## alu16
module alu16(clk, rst, a, b, ctrl, res, R15);
	input clk, rst;
	input [15:0] a, b;
	input [3:0] ctrl;
	output reg [15:0] res;
	output reg [15:0] R15;
	wire [15:0] alu_res, alu_R15;
	wire res_we, R15_we;
	ALU u_alu(.a(a), .b(b), .ctrl(ctrl), .res(alu_res), .R15(alu_R15), .res_we(res_we), .R15_we(R15_we));
	always @(posedge clk, negedge rst) begin
		if (~rst) begin
			res <= 16'h0000;
			R15 <= 16'h0000;
		end
		else begin
			if (res_we)
				res <= alu_res;
			if (R15_we)
				R15 <= alu_R15;
		end
	end
endmodule
==> flow/config.mk <==
export PLATFORM = sky130hd
export DESIGN_NAME = alu16
export DESIGN_NICKNAME = alu16
export VERILOG_FILES = /design/flow/design.v
export SDC_FILE = /design/flow/constraint.sdc
export NUM_CORES = 4
export LEC_CHECK = 0
export ABC_AREA = 0
export CAP_MARGIN = 20
export CORE_MARGIN = 9
export CORE_UTILIZATION = 58
export CTS_CLUSTER_DIAMETER = 304
export CTS_CLUSTER_SIZE = 22
export PLACE_DENSITY = 0.35
export SLEW_MARGIN = 20
export TNS_END_PERCENT = 15
==> flow/constraint.sdc <==
create_clock -name core_clock -period 40.0 [get_ports {clk}]
set_input_delay 8.0000 -clock core_clock [delete_from_list [all_inputs] [get_ports {clk}]]
set_output_delay 8.0000 -clock core_clock [all_outputs]
set_load 0.01 [all_outputs]
run.sh (not shown) runs the stock make flow with config.mk's settings and CLKGATE_MAP_FILE=.
The starting point produced a clean layout.
Change:
Settings changed: ABC_AREA 0 to not set, CORE_MARGIN 9 to 2, CORE_UTILIZATION 58 to 40, CTS_CLUSTER_DIAMETER 304 to not set, CTS_CLUSTER_SIZE 22 to not set, PLACE_DENSITY 0.35 to not set, SETUP_SLACK_MARGIN set to 1.0, TNS_END_PERCENT 15 to not set.
Critical path depth drops by 7.
Die size is higher by a quarter to a third.
Cell count came out higher by a little under a tenth.
Change:
Settings changed: CORE_UTILIZATION 40 to 65, CTS_CLUSTER_DIAMETER set to 28, SETUP_SLACK_MARGIN 1.0 to 5.0.
What happened: Area after synthesis stays the same; clock power rises by a few percent; hold slack gets worse by 0.0065 ns; routed wire length goes up by roughly a tenth; design area rose by roughly a tenth; critical path depth rose by 7; core utilization goes up by 38 points; final cell count came out lower by a few percent; via count increases by about a fifth; register-to-register slack got worse by 0.29 ns; first-iteration DRC count increases by well over a third.
Change:
Settings changed: CORE_UTILIZATION 65 to 71, CTS_CLUSTER_DIAMETER 28 to not set, PLACE_DENSITY_LB_ADDON set to 0.0, TNS_END_PERCENT set to 5.
Effect: With this change the flow failed in 5_1_grt on GRT-0232; die area decreases by about 8%; synthesized cell count is unchanged; area after synthesis stays the same.
Change:
Settings changed: ABC_AREA set to 0, CORE_MARGIN 2 to 9, CORE_UTILIZATION 71 to 58, CTS_CLUSTER_DIAMETER set to 304, CTS_CLUSTER_SIZE set to 99, PLACE_DENSITY_LB_ADDON 0.0 to not set, SETUP_SLACK_MARGIN 5.0 to not set, TNS_END_PERCENT 5 to 15.
Now the flow went through all stages and came out clean.
Area after synthesis stays the same.
Synthesized cell count does not change.
Die size increases by about 40%.
Change:
Settings changed: ABC_AREA 0 to not set, CORE_MARGIN 9 to 2, CORE_UTILIZATION 58 to 71, CTS_CLUSTER_DIAMETER 304 to 28, CTS_CLUSTER_SIZE 99 to 15, PLACE_DENSITY_LB_ADDON set to 0.27, SETUP_SLACK_MARGIN set to 5.0, TNS_END_PERCENT 15 to not set.
What happened: This time the run died in 5_1_grt, error GRT-0232; die size went down by 28%; area after synthesis does not change; synthesized cell count is unchanged.

Starting RTL as in the previous note.
==> flow/design.v (excerpt) <==
module alu16(clk, rst, a, b, ctrl, res, R15);
	input clk, rst;
	input [15:0] a, b;
	input [3:0] ctrl;
	output reg [15:0] res;
	output reg [15:0] R15;
	wire [15:0] alu_res, alu_R15;
	wire res_we, R15_we;
	ALU u_alu(.a(a), .b(b), .ctrl(ctrl), .res(alu_res), .R15(alu_R15), .res_we(res_we), .R15_we(R15_we));
	always @(posedge clk, negedge rst) begin
		if (~rst) begin
			res <= 16'h0000;
			R15 <= 16'h0000;
		end
		else begin
			if (res_we)
				res <= alu_res;
			if (R15_we)
				R15 <= alu_R15;
		end
	end
endmodule
make LEC_CHECK=0 ABC_AREA=1 CAP_MARGIN=20 CELL_PAD_IN_SITES_DETAIL_PLACEMENT=0 CELL_PAD_IN_SITES_GLOBAL_PLACEMENT=3 CORE_ASPECT_RATIO=0.5 CORE_MARGIN=3 CORE_UTILIZATION=42 CTS_CLUSTER_DIAMETER=359 CTS_CLUSTER_SIZE=99 GPL_ROUTABILITY_DRIVEN=0 GPL_TIMING_DRIVEN=0 HOLD_SLACK_MARGIN=-0.08 MAX_ROUTING_LAYER=met4 MIN_ROUTING_LAYER=met1 PLACE_DENSITY_LB_ADDON=0.29 SETUP_SLACK_MARGIN=-2.0 SLEW_MARGIN=20 TNS_END_PERCENT=30 finish   # period 31.6 ns
The starting point failed in global placement without I/O.
Change:
==> flow/config.mk (replaced) <==
export PLATFORM = sky130hd
export DESIGN_NAME = alu16
export DESIGN_NICKNAME = alu16
export VERILOG_FILES = /design/flow/design.v
export SDC_FILE = /design/flow/constraint.sdc
export NUM_CORES = 4
export LEC_CHECK = 0
export CAP_MARGIN = 20
export CORE_MARGIN = 2
export CORE_UTILIZATION = 21
export SETUP_SLACK_MARGIN = 1.0
export SLEW_MARGIN = 20
==> flow/constraint.sdc (replaced) <==
create_clock -name core_clock -period 42.8 [get_ports {clk}]
set_input_delay 8.5600 -clock core_clock [delete_from_list [all_inputs] [get_ports {clk}]]
set_output_delay 8.5600 -clock core_clock [all_outputs]
set_load 0.01 [all_outputs]
=>
- Now the flow went through all stages and came out clean
- synthesized cell count goes down by about a fifth
- area after synthesis is about the same
- die size goes up by well over a third
Change:
--- a/flow/config.mk
+++ b/flow/config.mk
@@ -7,6 +7,8 @@
 export LEC_CHECK = 0
+export ABC_AREA = 1
 export CAP_MARGIN = 20
 export CORE_MARGIN = 2
-export CORE_UTILIZATION = 21
-export SETUP_SLACK_MARGIN = 1.0
+export CORE_UTILIZATION = 57
+export GPL_TIMING_DRIVEN = 1
+export SETUP_SLACK_MARGIN = 0.99
 export SLEW_MARGIN = 20
==> flow/constraint.sdc (replaced) <==
create_clock -name core_clock -period 40.0 [get_ports {clk}]
set_input_delay 8.0000 -clock core_clock [delete_from_list [all_inputs] [get_ports {clk}]]
set_output_delay 8.0000 -clock core_clock [all_outputs]
set_load 0.01 [all_outputs]
=> Worst setup slack improved by 1100 ps. Wire length decreases by 13%. Synthesized area stays flat. Non-clock buffer count fell by 53. Final area is lower by 6.0%. Core utilization is higher by 39 points. Critical path depth goes up by 61. Clock skew stays the same. Total power drops by 24%.

JK:
alu16 again, from the RTL that the note above started with.
clock: 18.8 ns
lec_check: 0
abc_area: 1
cap_margin: 20
core_aspect_ratio: 1.47
core_margin: 2
core_utilization: 72
cts_cluster_diameter: 371
cts_cluster_size: 97
hold_slack_margin: -0.09
place_density: 0.86
setup_slack_margin: 1.0
slew_margin: 20
tns_end_percent: 5
JK failed in clock tree synthesis (4_1_cts) with DPL-0038.
--- input diff JK..MS ---
Settings: PLACE_DENSITY no longer set, was 0.86; TNS_END_PERCENT no longer set, was 5; CORE_UTILIZATION now 25, was 72; ABC_AREA no longer set, was 1; CORE_ASPECT_RATIO no longer set, was 1.47; CTS_CLUSTER_DIAMETER no longer set, was 371; HOLD_SLACK_MARGIN no longer set, was -0.09; CTS_CLUSTER_SIZE no longer set, was 97; the clock period (ns, I/O delays scaled along) now 47.8, was 18.8.
## What came out
MS ended with every stage complete and zero timing, DRC or antenna violations.
On netlist area before placement, JK and MS are basically level.
Summary: worst slack after detailed placement, MS better than JK
There was hardly any difference in yosys synthesis chip area between MS and JK.
When MS is measured against JK, its placed instance count turns out 424 lower.
For AL, these inputs were changed with respect to MS:
Settings: CTS_CLUSTER_DIAMETER newly set to 371; ABC_AREA newly set to 1; CTS_CLUSTER_SIZE newly set to 97; CORE_UTILIZATION changed from 25 to 72; HOLD_SLACK_MARGIN newly set to -0.09; the clock period (ns, I/O delays scaled along) changed from 47.8 to 20.8.
--- outcome ---
The mux cell area share after synthesis number comes out higher for MS vs AL. Delta(routability congestion estimate, AL - MS) > 0. Compared with MS, average instance area after synthesis in AL decreased by more than 10%. Across MS and AL, a clean result was obtained everywhere but in AL. Compared to MS, AL has number of rows created at floorplan about 40% lower. On number of instances in the synthesized netlist: between MS and AL, it ends up lower for MS. Going from MS to AL, sequential cell area fraction in the yosys report neither gained nor lost much, core area lost 65%, number of cells in the yosys synthesis report picked up an extra 501, area figure in the yosys stat output neither gained nor lost much.
What TR does differently from AL at the input level:
Settings: CORE_UTILIZATION: 72 -> 54; CTS_CLUSTER_DIAMETER: 371 -> 163; HOLD_SLACK_MARGIN: -0.09 -> unset; CTS_CLUSTER_SIZE: 97 -> 98; the clock period (ns, I/O delays scaled along): 20.8 -> 21.8.
--- outcome ---
- Layout checks on TR: not met. Flow itself completed; violations: negative setup slack.
- Per the comparison of TR with AL, area of the core has increased, number of cells in the yosys synthesis report ~0 delta, synthesized cell count has remained practically unchanged, final estimated routing congestion in global placement went down.
- Re chip height: TR is 15% up on AL.
- Comparing AL with TR, the async set-reset flop share out of synthesis came out essentially unchanged.
- Comparing AL and TR, the lower die footprint was measured on AL.
- Diff TR..AL | proportion of synthesized area in mux cells | negligible

alu16 again, from the RTL that the note above started with.
==> flow/config.mk <==
export PLATFORM = sky130hd
export DESIGN_NAME = alu16
export DESIGN_NICKNAME = alu16
export VERILOG_FILES = /design/flow/design.v
export SDC_FILE = /design/flow/constraint.sdc
export NUM_CORES = 4
export LEC_CHECK = 0
export CAP_MARGIN = 20
export CELL_PAD_IN_SITES_DETAIL_PLACEMENT = 0
export CELL_PAD_IN_SITES_GLOBAL_PLACEMENT = 3
export CORE_MARGIN = 3
export CORE_UTILIZATION = 35
export CTS_CLUSTER_DIAMETER = 359
export CTS_CLUSTER_SIZE = 43
export GPL_ROUTABILITY_DRIVEN = 0
export GPL_TIMING_DRIVEN = 0
export MAX_ROUTING_LAYER = met4
export MIN_ROUTING_LAYER = met1
export PLACE_DENSITY = 0.76
export SETUP_SLACK_MARGIN = 5.0
export SLEW_MARGIN = 20
export TNS_END_PERCENT = 50
==> flow/constraint.sdc <==
create_clock -name core_clock -period 31.6 [get_ports {clk}]
set_input_delay 6.3200 -clock core_clock [delete_from_list [all_inputs] [get_ports {clk}]]
set_output_delay 6.3200 -clock core_clock [all_outputs]
set_load 0.01 [all_outputs]
The starting point finished but fails on setup timing.
Edit:
--- a/flow/config.mk
+++ b/flow/config.mk
@@ -10 +10 @@
-export CELL_PAD_IN_SITES_GLOBAL_PLACEMENT = 3
+export CELL_PAD_IN_SITES_GLOBAL_PLACEMENT = 0
@@ -12 +12 @@
-export CORE_UTILIZATION = 35
+export CORE_UTILIZATION = 58
@@ -14 +14 @@
-export CTS_CLUSTER_SIZE = 43
+export CTS_CLUSTER_SIZE = 84
@@ -16 +15,0 @@
-export GPL_TIMING_DRIVEN = 0
@@ -20 +18,0 @@
-export SETUP_SLACK_MARGIN = 5.0
Effect:
- The new run did not get past 5_1_grt
- die area drops by 39%
- area after synthesis stays the same
- synthesized cell count does not change

v6:
Starting RTL as in the previous note.
Design alu16, start of the top module:
module alu16(clk, rst, a, b, ctrl, res, R15);
	input clk, rst;
	input [15:0] a, b;
	input [3:0] ctrl;
	output reg [15:0] res;
	output reg [15:0] R15;
	wire [15:0] alu_res, alu_R15;
	wire res_we, R15_we;
	ALU u_alu(.a(a), .b(b), .ctrl(ctrl), .res(alu_res), .R15(alu_R15), .res_we(res_we), .R15_we(R15_we));
	always @(posedge clk, negedge rst) begin
		if (~rst) begin
			res <= 16'h0000;
			R15 <= 16'h0000;
		end
		else begin
			if (res_we)
				res <= alu_res;
			if (R15_we)
				R15 <= alu_R15;
		end
	end
endmodule
export LEC_CHECK = 0
export CAP_MARGIN = 20
export CELL_PAD_IN_SITES_DETAIL_PLACEMENT = 0
export CELL_PAD_IN_SITES_GLOBAL_PLACEMENT = 1
export CORE_ASPECT_RATIO = 0.66
export CORE_MARGIN = 4
export CORE_UTILIZATION = 31
export CTS_CLUSTER_DIAMETER = 359
export CTS_CLUSTER_SIZE = 36
export GPL_ROUTABILITY_DRIVEN = 0
export GPL_TIMING_DRIVEN = 0
export MAX_ROUTING_LAYER = met4
export MIN_ROUTING_LAYER = met2
export PLACE_DENSITY = 0.76
export SETUP_SLACK_MARGIN = 5.0
export SLEW_MARGIN = 15
export TNS_END_PERCENT = 15
create_clock -name core_clock -period 53.5 [get_ports {clk}]
v6 did not make it past global routing (5_1_grt), where a tool error ended it.
Changes in v37 relative to v6:
Settings: CORE_UTILIZATION: 31 -> 57; CORE_ASPECT_RATIO: 0.66 -> unset; PLACE_DENSITY: 0.76 -> unset; GPL_ROUTABILITY_DRIVEN: 0 -> unset; MAX_ROUTING_LAYER: met4 -> unset; CELL_PAD_IN_SITES_GLOBAL_PLACEMENT: 1 -> unset; MIN_ROUTING_LAYER: met2 -> unset; TNS_END_PERCENT: 15 -> unset; CORE_MARGIN: 4 -> 2; SETUP_SLACK_MARGIN: 5.0 -> 1.0; SLEW_MARGIN: 15 -> 20; CTS_CLUSTER_DIAMETER: 359 -> unset; CELL_PAD_IN_SITES_DETAIL_PLACEMENT: 0 -> unset; CTS_CLUSTER_SIZE: 36 -> unset; the clock period (ns, I/O delays scaled along): 53.5 -> 40.0.
==> results <==
- Looking at the reports, v37 completed the entire flow and the layout it produced met the timing, DRC and antenna checks.
- Area fraction in full adders, half adders and majority gates came out exactly the same in v37 and v6.
- v37 against v6: core utilization before placement +26 points; mux share of post-synthesis cell area about even.
- v37 against v6: number of placement rows now sits lower; standard cell area after detailed placement fell 490 µm²; cell total after placement has decreased.
- Number of nets at floorplan: v37 vs v6 identical
- Diff v6 -> v37: die area fell by about 47%, average cell area after synthesis held, number of setup buffers added after CTS higher.
Changes in v30 relative to v37:
Settings: SETUP_SLACK_MARGIN changed from 1.0 to 5.0; CORE_UTILIZATION changed from 57 to 65; GPL_TIMING_DRIVEN removed (was 0).
Results
- [compare] base=v37 new=v30: sum of buffers and inverters on the critical path moved down; global routing met1 resource utilization moved up; number of antenna violations at the first check in global routing moved up.
[inputs] v20 vs v30
Settings: TNS_END_PERCENT: unset -> 5; CORE_UTILIZATION: 65 -> 69; CTS_CLUSTER_DIAMETER: unset -> 28; CTS_CLUSTER_SIZE: unset -> 15.
## What came out
- Delta (v20 minus v30): wire length has decreased, wire length of the first global-routing pass shrank by 570 µm, fraction of met2 tracks used by global routing higher.
- In the reports for v20 and v30, the smaller synthesis-to-finish area growth belongs to v20.
- Utilization v30 -> v20: down
- Final critical-path required period was lower in v30 than in v20.

v29:
Starting RTL as in the previous note.
==> flow/config.mk <==
export PLATFORM = sky130hd
export DESIGN_NAME = alu16
export DESIGN_NICKNAME = alu16
export VERILOG_FILES = /design/flow/design.v
export SDC_FILE = /design/flow/constraint.sdc
export NUM_CORES = 4
export LEC_CHECK = 0
export ABC_AREA = 1
export CAP_MARGIN = 20
export CELL_PAD_IN_SITES_DETAIL_PLACEMENT = 1
export CORE_MARGIN = 2
export CORE_UTILIZATION = 57
export CTS_CLUSTER_SIZE = 88
export GPL_TIMING_DRIVEN = 1
export PLACE_DENSITY_LB_ADDON = 0.01
export SETUP_SLACK_MARGIN = 0.99
export SLEW_MARGIN = 20
==> flow/constraint.sdc <==
create_clock -name core_clock -period 40.0 [get_ports {clk}]
set_input_delay 8.0000 -clock core_clock [delete_from_list [all_inputs] [get_ports {clk}]]
set_output_delay 8.0000 -clock core_clock [all_outputs]
set_load 0.01 [all_outputs]
Tool error GRT-0116 stopped v29 during global routing (5_1_grt); no final results.
#### Input delta (v51 over v29)
Settings: setting CELL_PAD_IN_SITES_GLOBAL_PLACEMENT to 2 for the first time; changing CORE_UTILIZATION from 57 to 72; setting CORE_ASPECT_RATIO to 0.65 for the first time.
Findings:
In the metrics for v29 and v51, the one carrying the higher die boundary width is v51. Comparing v29 and v51, area inside the core boundary is higher on v29. v51 got as far as global placement without I/O (3_1_place_gp_skip_io), where a tool error ended the run. From v29 to v51, synthesis area per yosys did not move at all. v51 vs v29: die area down by more than 10%.
Inputs modified between v51 and v52:
Settings: CTS_CLUSTER_DIAMETER now 304, previously not set; TNS_END_PERCENT now 15, previously not set; CORE_ASPECT_RATIO no longer set, was 0.65; CELL_PAD_IN_SITES_DETAIL_PLACEMENT no longer set, was 1; SETUP_SLACK_MARGIN no longer set, was 0.99; GPL_TIMING_DRIVEN no longer set, was 1; CTS_CLUSTER_SIZE now 93, was 88; CELL_PAD_IN_SITES_GLOBAL_PLACEMENT no longer set, was 2; PLACE_DENSITY_LB_ADDON no longer set, was 0.01; CORE_UTILIZATION now 58, was 72; CORE_MARGIN now 9, was 2.
Notes after the runs:
v52: full flow OK, the timing, DRC and antenna checks passed. Relative to v51, the width of the chip of v52 is lower by about 3.7%. Sort v52 and v51 by starting utilization of the core area asc -> top: v52. Cmp v52 and v51 / die height / higher: v52.
The following lists how v46 was set up differently from v52:
Settings: TNS_END_PERCENT: 15 -> 5; ABC_AREA: 1 -> unset; CTS_CLUSTER_DIAMETER: 304 -> 24; SETUP_SLACK_MARGIN: unset -> 5.0; CTS_CLUSTER_SIZE: 93 -> unset; CORE_UTILIZATION: 58 -> 65; CORE_MARGIN: 9 -> 2.
## What came out
- Going from v52 to v46, the arrival time of the worst setup path was found to have gone down by 0.23 ns.
- Worst setup slack (v46 over v52): increase, 0.31 ns
- v52 → v46: placer congestion estimate now larger; routed wire length on met2 now larger; met3 wire length now larger; minimum period implied by the final worst setup slack now smaller.
Power is estimated from default activity; no workload was simulated.
